== the reference run ==
==> flow/design.v (excerpt) <==
module fpmultiplier (output logic [31:0] product, output logic ready,
		input logic [31:0] a, input logic clock, nreset);
For scale: about 3300 cells after synthesis, ~26000 µm² of cells after synthesis.
clock: 9.0 ns
lec_check: 0
abc_area: 1
cap_margin: 20
core_margin: 2
core_utilization: 54
cts_cluster_diameter: 279
cts_cluster_size: 98
gpl_routability_driven: 0
place_density: 0.6
setup_slack_margin: 2.45
slew_margin: 20
tns_end_percent: 15
run.sh (not shown) runs the stock make flow with config.mk's settings and CLKGATE_MAP_FILE=.
The final layout from the reference run, which completed every stage, passed the timing, design-rule and antenna checks at the end of the flow.
Edits applied to the flow inputs when going from the reference run to the trial run:
--- a/flow/config.mk
+++ b/flow/config.mk
@@ -10,4 +10,4 @@
 export CORE_MARGIN = 2
-export CORE_UTILIZATION = 54
-export CTS_CLUSTER_DIAMETER = 279
+export CORE_UTILIZATION = 32
+export CTS_CLUSTER_DIAMETER = 222
 export CTS_CLUSTER_SIZE = 98
@@ -15,3 +15,2 @@
 export PLACE_DENSITY = 0.6
-export SETUP_SLACK_MARGIN = 2.45
 export SLEW_MARGIN = 20
## What came out
Run comparison: the trial run uppermost metal layer occupied by signal nets met4; the reference run uppermost metal layer occupied by signal nets met5
Comparing the trial run and the reference run, the lower post-route clock period utilization was measured on the reference run.
Comparing the trial run and the reference run, the higher power in combinational cells was measured on the trial run.
Measured against the trial run, the core region area of the reference run comes out at 0.59 times the reference value.
The trial run -> the reference run: sequential cell count delta 0, exact match
Of the two values seen for worst-path cell with the longest stage delay, fa_1 was produced by the reference run and dfrtp_1 by the trial run.

== job 2886 ==
Starting RTL as in the previous note.
Design fpmultiplier, start of the top module:
module fpmultiplier (output logic [31:0] product, output logic ready,
		input logic [31:0] a, input logic clock, nreset);
make LEC_CHECK=0 ABC_AREA=1 CAP_MARGIN=20 CORE_ASPECT_RATIO=1.02 CORE_MARGIN=9 CORE_UTILIZATION=40 CTS_CLUSTER_SIZE=72 GPL_TIMING_DRIVEN=1 MAX_ROUTING_LAYER=met4 PLACE_DENSITY=0.47 SETUP_SLACK_MARGIN=1.93 SLEW_MARGIN=0 finish   # period 9.37 ns
## Diff of input files: job 5804 against job 2886
- PLACE_DENSITY now 0.6, was 0.47
- SETUP_SLACK_MARGIN no longer set, was 1.93
- GPL_TIMING_DRIVEN no longer set, was 1
- CORE_ASPECT_RATIO no longer set, was 1.02
- SLEW_MARGIN now 20, was 0
- CTS_CLUSTER_SIZE no longer set, was 72
- ABC_AREA no longer set, was 1
- CORE_UTILIZATION now 64, was 40
- CORE_MARGIN now 2, was 9
- MAX_ROUTING_LAYER no longer set, was met4
- the clock period (ns, I/O delays scaled along) now 5.93, was 9.37
Results
- What the final checks of job 5804 revealed, after a flow that finished every stage, was a layout that fails on setup timing.
- On tightest hold margin, job 5804 and job 2886 are basically level.
- Per the comparison of job 5804 with job 2886, summed area of non-filler cells in the final layout higher, area after synthesis -about 5%, static leakage power went down by 10%.
- | final clock period utilization by the worst path | job 5804 vs job 2886 | 39 points higher |
- Compared with job 2886, job 5804 is the more power-hungry design.
--- input diff job 5804..job 7146 ---
- CORE_UTILIZATION changed from 64 to 40
- the clock period (ns, I/O delays scaled along) changed from 5.93 to 8.27
Job 7146 | status: complete | timing, DRC, antenna: pass
Diff job 5804 -> job 7146 | tap cell count | up by more than half
Compared with job 5804, in job 7146 maximum ir drop on the vdd rail now smaller; power share of the combinational group comparable.

The RTL this note starts from:
==> flow/design.v <==
module fpmultiplier (output logic [31:0] product, output logic ready,
		input logic [31:0] a, input logic clock, nreset);
enum {activation, start, loada, loadb, check, special, regularcalculation,carries, final_output}state;
logic [31:0] multi_a, multi_b;
logic [47:0] manti_48bit;
logic [22:0] manti_23bit; 
logic [9:0] expon; 
logic sign;
logic infinite_a,NaN_a,zero_a,infinite_b,NaN_b,zero_b; 
assign  infinite_a = (multi_a[30:23]==8'b11111111)&&(multi_a[22:0]==0);
assign  NaN_a = (multi_a[30:23]==8'b11111111)&&(multi_a[22:0]!=0);
assign  zero_a = (multi_a[30:23]==0);
assign  infinite_b = (multi_b[30:23]==8'b11111111)&&(multi_b[22:0]==0);
assign  NaN_b = (multi_b[30:23]==8'b11111111)&&(multi_b[22:0]!=0);
assign  zero_b = (multi_b[30:23]==0); 
always_ff @(posedge clock, negedge nreset)
if (~nreset)
  begin 
  product <=0;
  multi_a <= 0;
  multi_b <= 0;
  state <= start;
  ready <= 0;
  end
else
begin 
  case (state)
    activation:
           begin
           ready <=1;
           end
    start: 
           begin
           ready <= 0;
           state <= loada;
           end
    loada: 
           begin 
           multi_a <= a;
           state <= loadb;
           end
    loadb: 
           begin
           multi_b <= a;
           state <= check;        
           end
    check:
           begin
           sign <= multi_a[31]^multi_b[31];
           if(NaN_a||infinite_a||zero_a||NaN_b||infinite_b||zero_b)
           state <= special;
           else
           state <= regularcalculation;
           end
    special:
           begin
            state <= final_output;
            if (NaN_a||NaN_b) 
              begin
              expon <= 10'b0011111111;
              manti_23bit <= 1;
              end
            else if (infinite_a||infinite_b) 
              begin
              if (zero_a|zero_b)  
                begin
                expon <= 10'b0011111111;
                manti_23bit <= 1;  
                end
              else 
                begin
                expon <= 10'b0011111111;
                manti_23bit <= 0;
                end
              end
            else 
              begin 
              expon <= 10'b0000000000;
              manti_23bit <= 0;
              end
           end
    regularcalculation:
           begin
           state <= carries;
           sign <= multi_a[31]^multi_b[31];
           manti_48bit <= {1'b1, {multi_a[22:0]}}*{1'b1, {multi_b[22:0]}};
           expon <= {2'b00,multi_a[30:23]}+{2'b00,multi_b[30:23]}-10'd127; 
           end 
    carries:
           begin 
           state <= final_output;
           if (manti_48bit[47]==1)  
             begin
             expon <= expon + 1'b1; 
             manti_48bit <= manti_48bit>>1|{{25{1'b0}},1'b1,{22{1'b0}}}; 
             end
           else
             begin  
             manti_48bit <= manti_48bit|{{25{1'b0}},1'b1,{22{1'b0}}}; 
             end
           end
    final_output:
           begin 
           ready <= 1;
           state <= start;        
           if (NaN_a||infinite_a||zero_a||NaN_b||infinite_b||zero_b)
             product <= {sign,expon[7:0],manti_23bit};
           else if ($signed(expon) >= 255)
             product <= {sign,8'b11111111,23'd0};
           else if ($signed(expon) <= 0)
             product <= {sign,31'd0};
           else 
             product <= {sign,expon[7:0],manti_48bit[45:23]};
           end 
  endcase
end
endmodule
==> flow/config.mk <==
export PLATFORM = sky130hd
export DESIGN_NAME = fpmultiplier
export DESIGN_NICKNAME = fpmultiplier
export VERILOG_FILES = /design/flow/design.v
export SDC_FILE = /design/flow/constraint.sdc
export NUM_CORES = 4
export LEC_CHECK = 0
export ABC_AREA = 1
export CAP_MARGIN = 20
export CELL_PAD_IN_SITES_GLOBAL_PLACEMENT = 0
export CORE_ASPECT_RATIO = 1.84
export CORE_MARGIN = 2
export CORE_UTILIZATION = 72
export CTS_CLUSTER_SIZE = 24
export MAX_ROUTING_LAYER = met4
export PLACE_DENSITY_LB_ADDON = 0.01
export SETUP_SLACK_MARGIN = 0.23
export SLEW_MARGIN = 20
export TNS_END_PERCENT = 80
==> flow/constraint.sdc <==
create_clock -name core_clock -period 2.57 [get_ports {clock}]
set_input_delay 0.5140 -clock core_clock [delete_from_list [all_inputs] [get_ports {clock}]]
set_output_delay 0.5140 -clock core_clock [all_outputs]
set_load 0.01 [all_outputs]
The baseline did not get past global routing (5_1_grt) with GRT-0116.
Rerun with:
- ABC_AREA: 1 -> not set
- CELL_PAD_IN_SITES_GLOBAL_PLACEMENT: 0 -> not set
- CORE_ASPECT_RATIO: 1.84 -> not set
- CTS_CLUSTER_SIZE: 24 -> not set
- MAX_ROUTING_LAYER: met4 -> not set
- PLACE_DENSITY: not set -> 0.64
- PLACE_DENSITY_LB_ADDON: 0.01 -> not set
- SETUP_SLACK_MARGIN: 0.23 -> not set
- TNS_END_PERCENT: 80 -> not set
- clock period: 2.57 -> 7.22 ns (I/O delays scaled with it)
Result: Now the flow completed without violations; die size shrinks by about 5%; area after synthesis shrinks by 4.8%; synthesized cell count shrinks by 21%.
Rerun with:
- CORE_UTILIZATION: 72 -> 40
- PLACE_DENSITY: 0.64 -> 0.6
- clock period: 7.22 -> 9.0 ns (I/O delays scaled with it)
Result: Setup slack improved by 0.64 ns. Design area falls by 0.79%. Hold slack got worse by 0.021 ns. Sequential cell count does not change. Wire length came out higher by 0.60%. Die area goes up by 78%. Clock-buffer cell count does not change. Synthesized area stays the same.
Rerun with:
- ABC_AREA: not set -> 1
- CORE_UTILIZATION: 40 -> 50
- CTS_CLUSTER_DIAMETER: not set -> 396
- CTS_CLUSTER_SIZE: not set -> 98
- GPL_ROUTABILITY_DRIVEN: not set -> 0
- PLACE_DENSITY: 0.6 -> 0.35
- TNS_END_PERCENT: not set -> 15
=> The changed run finished clean; wire length is higher by about a fifth; critical path depth stays the same; via count rose by about a fifth; die area drops by about a fifth; clock skew stays flat; clock-buffer cell count is higher by 1; worst hold slack improves by 0.0070 ns; clock power rose slightly; core utilization is higher by 10 points; power climbs slightly; sequential power is about the same.

## P
RTL: the design.v shown in full above, as it stands there.
Settings: LEC_CHECK=0, CAP_MARGIN=20, CORE_MARGIN=2, CORE_UTILIZATION=66, CTS_CLUSTER_DIAMETER=31, HOLD_SLACK_MARGIN=-0.09, PLACE_DENSITY=0.6, SETUP_SLACK_MARGIN=0.83, SLEW_MARGIN=20, TNS_END_PERCENT=5; clock period 6.26 ns.
[flow] P | stages: complete | final checks: fail | reason: negative setup slack
diff inputs: P => Q
- a deleted CTS_CLUSTER_DIAMETER that had been 31
- a deleted SETUP_SLACK_MARGIN that had been 0.83
- a deleted TNS_END_PERCENT that had been 5
- a deleted HOLD_SLACK_MARGIN that had been -0.09
- an added ABC_AREA of 1
- an added GPL_TIMING_DRIVEN of 0
- a change of CORE_UTILIZATION from 66 to 40
- a change of the clock period (ns, I/O delays scaled along) from 6.26 to 9.37
==> results <==
Delta (Q minus P): layout buffering overhead excluding clock cells shows a reduction of 6.7 points, net switching power of the design shows a reduction of 220 µW, data required time of the worst path shows an increase of 3.09 ns, total detailed-routing wirelength shows an increase of 22%. Global-route wire length before repair came out higher on Q than on P. Q has completed all stages; timing, DRC and antenna checks passed. Slowest cell on the critical path = sky130_fd_sc_hd__clkbuf_1: Q; slowest cell on the critical path = sky130_fd_sc_hd__fa_1: P.
--- input diff Q..R ---
- a change of CORE_UTILIZATION from 40 to 29
- a deleted ABC_AREA that had been 1
- a deleted GPL_TIMING_DRIVEN that had been 0
- a change of the clock period (ns, I/O delays scaled along) from 9.37 to 8.27
==> comparison <==
R finished all stages; the layout is clean. The longest individual stage delay on the worst path number comes out higher for R vs Q. When R is measured against Q, its wire length turns out 21% lower. Of the two candidates, Q has the worse post-synthesis instance area and R the better one. Chip width delta for R relative to Q: 37 µm higher.
Power figures rest on the tool's default switching activity, not on a simulated workload.
